==> flow/design.v (excerpt) <==
module iir_variable_filter
#(
    parameter DATA_IN_WIDTH  = 16,
    parameter DATA_OUT_WIDTH = 32,
    parameter TAP_WIDTH      = 16,
    parameter FF_TAP_COUNT   = 4,
    parameter FB_TAP_COUNT   = 3,
    parameter NUM_LP_FILTERS = 20
)
(
    input  wire                               clk,
    input  wire                               reset_n,
    input  wire        [8:0]                  filter_index,
    input  wire signed [DATA_IN_WIDTH-1:0]    data_in,
    output wire signed [DATA_OUT_WIDTH-1:0]   data_out
);
For scale: about 8600 cells after synthesis, about 120 flip-flops, roughly 59 I/O pins, roughly 74000 µm² of cells after synthesis.
clock: 9.66 ns
lec_check: 0
abc_area: 1
cap_margin: 5
core_aspect_ratio: 0.63
core_margin: 2
core_utilization: 72
cts_cluster_diameter: 227
hold_slack_margin: -0.09
setup_slack_margin: 2.48
slew_margin: 20
tns_end_percent: 40
run.sh (not shown) runs the stock make flow with config.mk's settings and CLKGATE_MAP_FILE=.
The first run completed, yet does not pass: negative setup slack.
Edit:
- ABC_AREA: 1 -> default
- CAP_MARGIN: 5 -> 20
- CORE_ASPECT_RATIO: 0.63 -> default
- CORE_UTILIZATION: 72 -> 71
- CTS_CLUSTER_DIAMETER: 227 -> default
- SETUP_SLACK_MARGIN: 2.48 -> default
- TNS_END_PERCENT: 40 -> default
- clock period: 9.66 -> 12.5 ns (I/O delays scaled with it)
The new run reached the layout checks and failed them: negative setup slack.
Critical path depth grows by 2.
Flip-flop count is unchanged.
Sequential share of layout area is about the same.
Global-route usage shrinks by 11 points.
Area after synthesis came out higher slightly.
Synthesized cell count shrinks by a few percent.
Edit:
- CORE_UTILIZATION: 71 -> 40
- HOLD_SLACK_MARGIN: -0.09 -> default
- clock period: 12.5 -> 15.0 ns (I/O delays scaled with it)
What happened:
- Now the flow ran to the end with no violations
- routed wire length goes down by about 0.46%
- critical path depth came out lower by 1
- setup slack improved by 1100 ps
- worst hold slack is worse by 95 ps
- final area came out lower by about 2%
- clock-buffer cell count grows by 3
- synthesized area does not change
- clock skew is higher by 7.6 ps
Edit:
- clock period: 15.0 -> 24.5 ns (I/O delays scaled with it)
Effect:
- The changed run finished with timing, DRC and antenna clean
- sequential share of layout area rose by 0.16 points
- routed wire length came out lower by about 3%
- die size is unchanged
- global-route usage went down by 0.81 points
- cell count came out lower by 3.3%
- critical path depth goes down by 2
- area after synthesis is unchanged
- setup slack gains 5100 ps
- utilization shrinks by 1.8 points
- hold slack is worse by 27 ps
- register-to-register slack gets better by 8700 ps
Edit:
- CORE_UTILIZATION: 40 -> 64
- clock period: 24.5 -> 4.77 ns (I/O delays scaled with it)
Result:
- With this change the flow completed, yet does not pass: negative setup slack
- cell count hardly moves
- die size came out lower by well over a third
- area after synthesis is unchanged
- core utilization came out higher by 33 points
- routed wire length came out higher by a few percent
- worst hold slack improves by 69 ps
Edit:
- ABC_AREA: default -> 1
- CORE_UTILIZATION: 64 -> 51
- CTS_CLUSTER_SIZE: default -> 95
- clock period: 4.77 -> 3.02 ns (I/O delays scaled with it)
The new run completed and failed the layout checks on negative setup slack; via count came out higher by 5.6%; clock-buffer cell count stays the same; worst setup slack is worse by 420 ps; synthesized cell count came out higher by 7.3%; hold slack is worse by 58 ps; final area came out higher by 2.2%; sequential cell count does not change.

Setup of job 3473:
Starting RTL as in the previous note.
clock: 8.88 ns
lec_check: 0
abc_area: 1
cap_margin: 20
core_margin: 2
core_utilization: 72
cts_cluster_diameter: 306
gpl_timing_driven: 1
max_routing_layer: met4
min_routing_layer: met1
place_density_lb_addon: 0.0
setup_slack_margin: -0.66
slew_margin: 30
tns_end_percent: 25
Job 3473: all stages done; final checks FAILED (setup timing).
Modified inputs, job 7275 compared to job 3473
- CORE_UTILIZATION: 72 -> 9
- SETUP_SLACK_MARGIN: -0.66 -> unset
- GPL_TIMING_DRIVEN: 1 -> unset
- MAX_ROUTING_LAYER: met4 -> unset
- PLACE_DENSITY_LB_ADDON: 0.0 -> unset
- TNS_END_PERCENT: 25 -> unset
- CTS_CLUSTER_DIAMETER: 306 -> unset
- MIN_ROUTING_LAYER: met1 -> unset
- SLEW_MARGIN: 30 -> 20
- ABC_AREA: 1 -> unset
- the clock period (ns, I/O delays scaled along): 8.88 -> 16.0
[summary]
Amount of wire on met2 after detailed routing: job 7275 < job 3473. Compared to job 3473, job 7275 has final weighted congestion in routability-driven placement 17% lower. Job 7275 has completed all stages; timing, DRC and antenna checks passed. Re layout overhead on the synthesized area: job 3473 and job 7275 aren't equal, and the lower value belongs to job 3473. Minimum hold slack came out lower on job 7275 than on job 3473.
> inputs changed (job 7275 -> job 6138)
- changing CORE_UTILIZATION from 9 to 51
- changing the clock period (ns, I/O delays scaled along) from 16.0 to 4.77
### Flow results
Complete run, failing final checks: job 6138, reason setup timing. When the final numbers for job 7275 and job 6138 were put side by side, the total of clock buffers placed in the layout turned out to be smaller in job 6138. Relative to job 7275, the routed length on met3 measured on job 6138 has decreased by more than a quarter. The critical path depth in job 6138 sits 4 below the value recorded for job 7275. Going from job 7275 to job 6138, chip area shrinks by 82%. Delta (job 6138 minus job 7275): clock transition at the registers of the reported paths about even, worst hold slack increased by 110 ps relative to the old numbers. [job 6138 vs job 7275] number of gates given a new drive strength after cts: higher in job 6138. Compare job 7275 and job 6138 | growth of design area from synthesis to finish higher: job 7275. Diff job 7275 and job 6138: post-route met1 wirelength higher in job 6138.
Inputs modified between job 6138 and job 3303:
- putting SETUP_SLACK_MARGIN at -0.9 where nothing was set
- swapping 51 for 72 in CORE_UTILIZATION
- swapping 4.77 for 9.66 in the clock period (ns, I/O delays scaled along)
==> comparison <==
Area of combinational cells with multiple inputs: job 3303 < job 6138
Job 3303 ends up with a area overhead of the layout relative to synthesis that is 5.3 points lower than in job 6138.
The actual transition at the worst max-transition pin reported for job 3303 is greater than that of job 6138 by 44 ps.
Count of cell instances traversed by the critical path, job 3303 vs job 6138: up by a few percent
Taking job 6138 as the reference point, the global routing met1 resource utilization of job 3303 rises by 15 points.
Any difference in count of multi-input combinational gates between job 6138 and job 3303 is small enough to ignore.
Delta(area share of buffers outside the clock network, job 3303 - job 6138) < 0
~same routed wire length in job 6138 and job 3303
In job 3303 the worst hold slack across all endpoints turned out 110 ps higher than in job 6138.
Job 3303: complete, dirty (setup timing)
Diff job 6138 -> job 3303 | area inside the core boundary | down by more than a quarter
In job 3303, global-route usage is higher than in job 6138.

Setup of fjord:
iir_variable_filter again, from the RTL that the note above started with.
export LEC_CHECK = 0
export CAP_MARGIN = 20
export CORE_MARGIN = 6
export CORE_UTILIZATION = 49
export CTS_CLUSTER_DIAMETER = 296
export CTS_CLUSTER_SIZE = 98
export GPL_ROUTABILITY_DRIVEN = 0
export GPL_TIMING_DRIVEN = 1
export HOLD_SLACK_MARGIN = 0.24
export MAX_ROUTING_LAYER = met5
export MIN_ROUTING_LAYER = met1
export PLACE_DENSITY = 0.46
export SLEW_MARGIN = 5
export TNS_END_PERCENT = 25
create_clock -name core_clock -period 16.8 [get_ports {clk}]
The following lists how raven was set up differently from fjord:
diff --git a/flow/config.mk b/flow/config.mk
--- a/flow/config.mk
+++ b/flow/config.mk
@@ -9,12 +9,12 @@
 export CORE_MARGIN = 6
 export CORE_UTILIZATION = 49
-export CTS_CLUSTER_DIAMETER = 296
+export CTS_CLUSTER_DIAMETER = 168
 export CTS_CLUSTER_SIZE = 98
 export GPL_ROUTABILITY_DRIVEN = 0
 export GPL_TIMING_DRIVEN = 1
 export HOLD_SLACK_MARGIN = 0.24
-export MAX_ROUTING_LAYER = met5
+export MAX_ROUTING_LAYER = met4
 export MIN_ROUTING_LAYER = met1
-export PLACE_DENSITY = 0.46
+export PLACE_DENSITY_LB_ADDON = 0.3
 export SLEW_MARGIN = 5
 export TNS_END_PERCENT = 25
--- outcome ---
fjord → raven: per-cell routed wire length shrank by about 5%; setup slack went down by 16 ps. Count of unique library cells instantiated by Yosys: raven vs fjord identical.
Changes in tundra relative to raven:
==> flow/config.mk <==
export PLATFORM = sky130hd
export DESIGN_NAME = iir_variable_filter
export DESIGN_NICKNAME = iir_variable_filter
export VERILOG_FILES = /design/flow/design.v
export SDC_FILE = /design/flow/constraint.sdc
export NUM_CORES = 4
export LEC_CHECK = 0
export CAP_MARGIN = 20
export CORE_MARGIN = 2
export CORE_UTILIZATION = 65
export GPL_TIMING_DRIVEN = 1
export HOLD_SLACK_MARGIN = 0.24
export MAX_ROUTING_LAYER = met4
export MIN_ROUTING_LAYER = met1
export SLEW_MARGIN = 5
export TNS_END_PERCENT = 25
==> flow/constraint.sdc <==
create_clock -name core_clock -period 11.3 [get_ports {clk}]
set_input_delay 2.2600 -clock core_clock [delete_from_list [all_inputs] [get_ports {clk}]]
set_output_delay 2.2600 -clock core_clock [all_outputs]
set_load 0.01 [all_outputs]
Notes after the runs:
From raven to tundra the numbers moved as follows: global-route usage now sits higher; area of the multi-input gates increased by 1100 um^2 relative to the old numbers; register area held steady.
Although it ran to completion, tundra produced a layout that fails the final checks because of setup timing.
Higher setup violation total in the final timing report was reported by tundra, not raven.
What yarrow does differently from tundra at the input level:
diff --git a/flow/config.mk b/flow/config.mk
--- a/flow/config.mk
+++ b/flow/config.mk
@@ -6,11 +6,14 @@
 export NUM_CORES = 4
 export LEC_CHECK = 0
-export CAP_MARGIN = 20
+export ABC_AREA = 1
+export CAP_MARGIN = 15
 export CORE_MARGIN = 2
-export CORE_UTILIZATION = 65
+export CORE_UTILIZATION = 72
+export CTS_CLUSTER_DIAMETER = 235
 export GPL_TIMING_DRIVEN = 1
-export HOLD_SLACK_MARGIN = 0.24
+export HOLD_SLACK_MARGIN = -0.05
 export MAX_ROUTING_LAYER = met4
 export MIN_ROUTING_LAYER = met1
+export SETUP_SLACK_MARGIN = 1.98
 export SLEW_MARGIN = 5
 export TNS_END_PERCENT = 25
==> flow/constraint.sdc <==
create_clock -name core_clock -period 8.18 [get_ports {clk}]
set_input_delay 1.6360 -clock core_clock [delete_from_list [all_inputs] [get_ports {clk}]]
set_output_delay 1.6360 -clock core_clock [all_outputs]
set_load 0.01 [all_outputs]
- Status yarrow: flow complete, layout not clean - setup timing
- yarrow — total die area about 10% lower, tundra as reference
- Changes observed in yarrow relative to tundra: global-route wire length before repair increased by 16% relative to the old numbers; final standard cell count with taps included and fillers excluded increased by about 10% relative to the old numbers.
- yarrow ended with more total antenna diodes in the routed design than tundra.
- yarrow vs. tundra: utilization now sits higher, share of final layout cell area taken by non-clock buffers now sits higher.

build 82:
iir_variable_filter again, from the RTL that the note above started with.
Design iir_variable_filter, start of the top module:
module iir_variable_filter
#(
    parameter DATA_IN_WIDTH  = 16,
    parameter DATA_OUT_WIDTH = 32,
    parameter TAP_WIDTH      = 16,
    parameter FF_TAP_COUNT   = 4,
    parameter FB_TAP_COUNT   = 3,
    parameter NUM_LP_FILTERS = 20
)
(
    input  wire                               clk,
    input  wire                               reset_n,
    input  wire        [8:0]                  filter_index,
    input  wire signed [DATA_IN_WIDTH-1:0]    data_in,
    output wire signed [DATA_OUT_WIDTH-1:0]   data_out
);
Settings: LEC_CHECK=0, ABC_AREA=1, CAP_MARGIN=20, CORE_MARGIN=2, CORE_UTILIZATION=72, CTS_CLUSTER_DIAMETER=396, CTS_CLUSTER_SIZE=99, PLACE_DENSITY=0.42, SLEW_MARGIN=20, TNS_END_PERCENT=5; clock period 8.18 ns.
Build 82 completed end to end; final checks failed (negative setup slack).
Input-level comparison between build 77 and build 82:
Settings: removing ABC_AREA (formerly 1); removing TNS_END_PERCENT (formerly 5); removing CTS_CLUSTER_SIZE (formerly 99); changing CAP_MARGIN from 20 to 10; removing CTS_CLUSTER_DIAMETER (formerly 396); removing PLACE_DENSITY (formerly 0.42); changing the clock period (ns, I/O delays scaled along) from 8.18 to 13.0.
[summary]
Build 77 finished all stages; however, its layout fails the closing checks, the failures being negative setup slack. Build 77 against build 82: basic-gate share of the synthesized area counting and, or, nand and nor cells essentially unchanged, wire length reported by the detailed router decreased 14%, post-layout period usage of the worst path decreased 42 points. Compared with build 82, build 77 shows height of the die that has gone up slightly. Setup slack: build 77 more than build 82.
The inputs of build 93 differ from those of build 77 as listed below.
Settings: setting TNS_END_PERCENT to 10 for the first time; setting ABC_AREA to 1 for the first time; changing the clock period (ns, I/O delays scaled along) from 13.0 to 8.34.
Notes after the runs:
- Between build 77 and build 93, the flow reports cell count along the critical path increasing by more than a quarter.
- In build 93 relative to build 77, first-pass GRT wire length had gone up by more than 10%.
- Build 93 vs. build 77: global-route usage picked up an extra 8.2 points; area fraction of clock buffers and clock inverters neither gained nor lost much; final number of setup-violating endpoints picked up an extra 15.
- The final report for build 93 shows a completed flow and a layout that fails verification, specifically negative setup slack.

== v2 ==
iir_variable_filter again, from the RTL that the note above started with.
Settings: LEC_CHECK=0, CAP_MARGIN=20, CORE_MARGIN=6, CORE_UTILIZATION=72, CTS_CLUSTER_DIAMETER=36, CTS_CLUSTER_SIZE=37, GPL_TIMING_DRIVEN=1, HOLD_SLACK_MARGIN=0.24, MAX_ROUTING_LAYER=met4, MIN_ROUTING_LAYER=met1, PLACE_DENSITY=0.64, SETUP_SLACK_MARGIN=-0.63, SLEW_MARGIN=5, TNS_END_PERCENT=25; clock period 7.48 ns.
Ran to the end and failed final checks on negative setup slack: v2.
## Diff of input files: v46 against v2
- TNS_END_PERCENT now 10, was 25
- PLACE_DENSITY no longer set, was 0.64
- CORE_UTILIZATION now 58, was 72
- CORE_ASPECT_RATIO now 0.5, previously not set
- CTS_CLUSTER_DIAMETER now 168, was 36
- SETUP_SLACK_MARGIN no longer set, was -0.63
- CTS_CLUSTER_SIZE now 98, was 37
- CAP_MARGIN now 40, was 20
- GPL_ROUTABILITY_DRIVEN now 0, previously not set
- the clock period (ns, I/O delays scaled along) now 16.8, was 7.48
Notes after the runs:
v46 | stages: all done | timing, DRC, antenna: all pass. NOTE: routed wire length in v46 falls short of that of v2. Summary: with v2 as the reference, final cell count in v46 moved down by a few percent. Cmp v2 and v46 / worst hold slack / lower: v46. In the reports for v2 and v46, the smaller utilization belongs to v46.
Edits applied to the flow inputs when going from v46 to v36:
- changing HOLD_SLACK_MARGIN from 0.24 to -0.1
- changing CTS_CLUSTER_DIAMETER from 168 to 395
- changing CAP_MARGIN from 40 to 0
==> comparison <==
Core utilization, v36 and v46: lower on v36. Sequential cell area share: v46 vs v36, no meaningful difference. ~same number of cells in the design after placement in v36 and v46. Summary of the comparison: wire length of the first global-routing pass is lower in v36, relative to v46. v36 against v46: maximum operating frequency went up by 0.44 MHz, finished layout cell area did not really move. Going from v46 to v36, wire length reported by the detailed router saw little to no change, number of detailed-route iterations in the first pass +2.
Setup changes, v36 to v51
- SLEW_MARGIN now 20, was 5
- HOLD_SLACK_MARGIN no longer set, was -0.1
- CORE_MARGIN now 4, was 6
- MIN_ROUTING_LAYER no longer set, was met1
- CORE_UTILIZATION now 63, was 58
- MAX_ROUTING_LAYER no longer set, was met4
- CAP_MARGIN now 20, was 0
- GPL_TIMING_DRIVEN no longer set, was 1
- TNS_END_PERCENT now 5, was 10
- CTS_CLUSTER_DIAMETER now 393, was 395
- the clock period (ns, I/O delays scaled along) now 15.0, was 16.8
### Flow results
Routing usage on met2, v36 and v51: larger value in v51
Lower final net count goes to v36 over v51.
Compared with v36, v51 shows a higher final critical-path share of the clock period.
v51 reports a higher number of buffer and inverter stages on the critical path than v36 does.
Worst slack after detailed placement is higher on v36
STATUS smallest hold slack: v51 loses against v36
Run comparison: v51 top layer used by detailed routing met5; v36 top layer used by detailed routing met4
